== before ==
Design ConvEngine, start of the top module:
module ConvEngine (
    input         clk,
    input         rst,
    input  [31:0] DMAport,        
    input         acc_enable,     
    input         acc_clear,      
    output [31:0] result          
);
Size: roughly 3400 cells after synthesis, ~68 I/O pins, roughly 36000 um^2 of cells after synthesis.
==> flow/config.mk <==
export PLATFORM = sky130hd
export DESIGN_NAME = ConvEngine
export DESIGN_NICKNAME = ConvEngine
export VERILOG_FILES = /design/flow/design.v
export SDC_FILE = /design/flow/constraint.sdc
export NUM_CORES = 4
export LEC_CHECK = 0
export CAP_MARGIN = 20
export CELL_PAD_IN_SITES_DETAIL_PLACEMENT = 0
export CORE_ASPECT_RATIO = 1.61
export CORE_MARGIN = 5
export CORE_UTILIZATION = 21
export CTS_CLUSTER_SIZE = 11
export GPL_ROUTABILITY_DRIVEN = 1
export GPL_TIMING_DRIVEN = 1
export MAX_ROUTING_LAYER = met4
export PLACE_DENSITY = 0.78
export SETUP_SLACK_MARGIN = 0.42
export SLEW_MARGIN = 20
==> flow/constraint.sdc <==
create_clock -name core_clock -period 7.01 [get_ports {clk}]
set_input_delay 1.4020 -clock core_clock [delete_from_list [all_inputs] [get_ports {clk}]]
set_output_delay 1.4020 -clock core_clock [all_outputs]
set_load 0.01 [all_outputs]
run.sh (not shown) runs the stock make flow with config.mk's settings and CLKGATE_MAP_FILE=.
Although it ran to completion, before produced a layout that fails the final checks because of negative setup slack.
The following lists how after was set up differently from before:
Settings: CORE_MARGIN now 2, was 5; PLACE_DENSITY no longer set, was 0.78; GPL_TIMING_DRIVEN no longer set, was 1; GPL_ROUTABILITY_DRIVEN no longer set, was 1; CORE_UTILIZATION now 70, was 21; SETUP_SLACK_MARGIN no longer set, was 0.42; CELL_PAD_IN_SITES_DETAIL_PLACEMENT no longer set, was 0; CTS_CLUSTER_SIZE now 38, was 11; CORE_ASPECT_RATIO no longer set, was 1.61; the clock period (ns, I/O delays scaled along) now 6.47, was 7.01.
==> comparison <==
Compared with before, after ends up with a smaller final cell area. Going from before to after, the pin count of the biggest net entering global routing was found to have gone up by about 24%. after finished all stages; however, its layout fails the closing checks, the failures being negative setup slack. Summary of after over before: final critical-path setup slack went down by 0.67 ns; worst hold slack now smaller; number of cells on the worst hold path went down by 1; wire length of the first global-routing pass went up 3.3 mm. Cell count, before and after: larger value in before. [diff] clock period minus worst slack, after relative to before: regression.

* * *

## run A
Starting RTL as in the previous note.
==> flow/design.v (excerpt) <==
module ConvEngine (
    input         clk,
    input         rst,
    input  [31:0] DMAport,        
    input         acc_enable,     
    input         acc_clear,      
    output [31:0] result          
);
    wire [24:0] mux_out0, mux_out1, mux_out2, mux_out3, mux_out4, mux_out5;
    MUX demux (
        .DMAport(DMAport),
        .out0(mux_out0),
        .out1(mux_out1),
        .out2(mux_out2),
        .out3(mux_out3),
        .out4(mux_out4),
        .out5(mux_out5)
    );
    wire [23:0] reg_data [5:0];
    Register reg0 (
        .clk(clk),
        .rst(rst),
        .enable(mux_out0[0]),
        .datain(mux_out0[24:1]),
        .dataout(reg_data[0])
    );
    Register reg1 (
        .clk(clk),
        .rst(rst),
        .enable(mux_out1[0]),
        .datain(mux_out1[24:1]),
        .dataout(reg_data[1])
    );
    Register reg2 (
        .clk(clk),
        .rst(rst),
        .enable(mux_out2[0]),
        .datain(mux_out2[24:1]),
        .dataout(reg_data[2])
    );
    Register reg3 (
        .clk(clk),
  ...
clock: 9.4 ns
lec_check: 0
cap_margin: 20
cell_pad_in_sites_detail_placement: 0
core_margin: 2
core_utilization: 70
cts_cluster_size: 56
gpl_routability_driven: 0
gpl_timing_driven: 1
max_routing_layer: met4
place_density: 0.78
setup_slack_margin: 1.81
slew_margin: 40
What run B does differently from run A at the input level:
Settings: changing SETUP_SLACK_MARGIN from 1.81 to 0.18; changing CORE_UTILIZATION from 70 to 71; changing PLACE_DENSITY from 0.78 to 0.6; changing GPL_ROUTABILITY_DRIVEN from 0 to 1; changing the clock period (ns, I/O delays scaled along) from 9.4 to 8.44.
==> results <==
- [flow] run B | stages: complete | final checks: fail | reason: negative setup slack
- Diff run A -> run B: count of clock-buffer cells in the layout -1; final period utilization +9.4 points; portion of the layout cell area used by clock cells ~0 delta; post-route cell area +about 3%.
- Compared with run A, the router placed more vias in run B.
Input changes introduced in run C (baseline for comparison: run B):
Settings: putting CORE_ASPECT_RATIO at 0.91 where nothing was set; putting PLACE_DENSITY_LB_ADDON at 0.0 where nothing was set; putting CTS_CLUSTER_DIAMETER at 25 where nothing was set; swapping 71 for 72 in CORE_UTILIZATION; clearing PLACE_DENSITY, which used to be 0.6; swapping 1 for 0 in GPL_ROUTABILITY_DRIVEN; swapping 0.18 for 2.65 in SETUP_SLACK_MARGIN; swapping 8.44 for 9.29 in the clock period (ns, I/O delays scaled along).
## What came out
Run C ended with every stage complete and zero timing, DRC or antenna violations.
Post-route worst hold slack on run C is up relative to run B.
In run C, the data required time at the worst endpoint came out 0.92 ns above the value in run B.
Compared to run B, run C reaches a higher achievable clock.
Run C vs run B, critical path capture point: accumulator[29] vs accumulator[27]
Transition at the pin with the smallest max-transition slack | run C below run B
Compared with run B, run C shows wire length on met2 that has gone down by a few percent.
Looking at critical path launch point, the reg1.dataout[7] result is from run B; the reg0.dataout[23] one comes from run C.
Compare run B and run C | clock period minus final worst setup slack lower: run C
## Diff of input files: run D against run C
Settings: a change of CORE_UTILIZATION from 72 to 22; a change of CORE_MARGIN from 2 to 5; a deleted PLACE_DENSITY_LB_ADDON that had been 0.0; a deleted SETUP_SLACK_MARGIN that had been 2.65; an added PLACE_DENSITY of 0.78; a deleted CORE_ASPECT_RATIO that had been 0.91; an added TNS_END_PERCENT of 15; a change of SLEW_MARGIN from 40 to 10; a change of CTS_CLUSTER_DIAMETER from 25 to 259; a change of the clock period (ns, I/O delays scaled along) from 9.29 to 9.4.
Notes after the runs:
The final reports for run D and run C show area of all placed cells without fillers higher in the former.
Compared with run C, register area in run D decreased slightly.
Run D vs. run C: number of global-route vias before repair went down by 914.
Routed metal-1 wirelength ends up lower on run D.
Critical path depth of run D falls short of that of run C by a few percent.
Flip-flop and latch share of the layout cell area: run D vs run C down 0.26 points
Cell area after placement (lower): run C
Relative to run D, the following input files were edited for run E:
Settings: SLEW_MARGIN now 20, was 10; CORE_UTILIZATION now 72, was 22; CTS_CLUSTER_SIZE now 100, was 56; ABC_AREA now 0, previously not set; TNS_END_PERCENT now 100, was 15.
- Count of nets left with antenna violations after detail routing: run D vs run E identical
- Lower final non-filler cell total goes to run E over run D.
- Run E vs run D, chip footprint went down by 68%.
- Hold slack delta (run E − run D): unfavourable
- Compared with run D, in run E final critical-path required period grew by 0.073 ns; final routed wirelength across all metal layers shrank by 2000 um.
- Measured against each other, run D and run E differ in total vias in the final route, the higher figure coming from run E.
- On register share of the cell area, the higher figure sits with run E, not run D.
Setup changes, run E to run F
Settings: TNS_END_PERCENT removed (was 100); SLEW_MARGIN changed from 20 to 40; CTS_CLUSTER_DIAMETER changed from 259 to 41; CTS_CLUSTER_SIZE changed from 100 to 56; CORE_MARGIN changed from 5 to 2; ABC_AREA removed (was 0); PLACE_DENSITY changed from 0.78 to 0.35; SETUP_SLACK_MARGIN newly set to 2.65; the clock period (ns, I/O delays scaled along) changed from 9.4 to 9.29.
## What came out
A start point of the critical path of reg5.dataout[10] is what run E shows, while reg0.dataout[23] belongs to run F. Changes observed in run F relative to run E: height of the die fell 6 um, time the final worst path needs with I/O delays and setup fell 0.49 ns.

* * *

## job 3667
ConvEngine again, from the RTL that the note above started with.
export LEC_CHECK = 0
export ABC_AREA = 1
export CAP_MARGIN = 20
export CELL_PAD_IN_SITES_DETAIL_PLACEMENT = 0
export CORE_MARGIN = 5
export CORE_UTILIZATION = 22
export CTS_CLUSTER_DIAMETER = 259
export CTS_CLUSTER_SIZE = 56
export GPL_ROUTABILITY_DRIVEN = 0
export GPL_TIMING_DRIVEN = 1
export MAX_ROUTING_LAYER = met4
export PLACE_DENSITY = 0.78
export SLEW_MARGIN = 20
export TNS_END_PERCENT = 100
create_clock -name core_clock -period 9.4 [get_ports {clk}]
Job 3667: done, clean on timing, DRC and antenna
#### Input delta (job 6926 over job 3667)
- swapping 20 for 40 in SLEW_MARGIN
- putting PLACE_DENSITY_LB_ADDON at 0.0 where nothing was set
- swapping 259 for 27 in CTS_CLUSTER_DIAMETER
- swapping 5 for 2 in CORE_MARGIN
- clearing PLACE_DENSITY, which used to be 0.78
- swapping 22 for 72 in CORE_UTILIZATION
- clearing TNS_END_PERCENT, which used to be 100
- putting SETUP_SLACK_MARGIN at 1.73 where nothing was set
- clearing ABC_AREA, which used to be 1
- swapping 9.4 for 9.29 in the clock period (ns, I/O delays scaled along)
==> comparison <==
Job 6926 ends up with a number of antenna cells inserted that is 2 lower than in job 3667. Final cell count without fillers (job 3667 / job 6926): 1.5. When job 6926 is measured against job 3667, its sequential share of layout area turns out 0.39 points higher. On synthesized cell count: job 6926 sits below job 3667. Looking only at cell area, and setting everything else aside, the higher value of job 6926 and job 3667 goes to job 3667. Compared with job 3667, job 6926 shows number of DRC markers after the initial detailed-route iteration that has gone down by more than 10%.
[inputs] job 9730 vs job 6926
- PLACE_DENSITY_LB_ADDON: 0.0 -> unset
- SLEW_MARGIN: 40 -> 20
- SETUP_SLACK_MARGIN: 1.73 -> unset
- CELL_PAD_IN_SITES_DETAIL_PLACEMENT: 0 -> unset
- CTS_CLUSTER_SIZE: 56 -> 38
- GPL_TIMING_DRIVEN: 1 -> unset
- CTS_CLUSTER_DIAMETER: 27 -> unset
- GPL_ROUTABILITY_DRIVEN: 0 -> unset
- the clock period (ns, I/O delays scaled along): 9.29 -> 6.42
Job 6926 and job 9730: one clean run, job 6926; the rest did not finish clean.
Job 9730 finished all stages; however, its layout fails the closing checks, the failures being setup timing.
Total non-filler cell area in the finished layout (higher): job 9730
The core of job 9730 is more densely filled than that of job 6926.
Total number of vias went up by a little under 10% going from job 6926 to job 9730.
Edits applied to the flow inputs when going from job 9730 to job 9929:
- CTS_CLUSTER_SIZE removed (was 38)
- MAX_ROUTING_LAYER removed (was met4)
- CORE_UTILIZATION changed from 72 to 40
- the clock period (ns, I/O delays scaled along) changed from 6.42 to 16.0
## What came out
Job 9929 ran to completion and came out clean on the timing, DRC and antenna checks. Per the comparison of job 9929 with job 9730, clock-pin slew on the worst setup and hold paths shows no meaningful change; clock skew down 0.0046 ns; total wire length after detailed routing fell 17 mm; net count reported at finish lower. Number of placement rows: job 9929 higher than job 9730.
Input changes introduced in job 9846 (baseline for comparison: job 9929):
- a change of CORE_UTILIZATION from 40 to 44
- a change of the clock period (ns, I/O delays scaled along) from 16.0 to 5.15
## What came out
- Job 9846: all stages done; final checks FAILED (setup timing).
- Total track usage in job 9846 is 4.2 points above job 9929.
- Minimum clock period: job 9846 < job 9929
- [compare] base=job 9929 new=job 9846: number of gates on the worst path with buffers counted picked up an extra 3, minimum hold slack has increased, setup slack of the critical path after layout dropped 9.57 ns, upper clock frequency limit up 15%, number of buffer and inverter stages on the critical path went up.
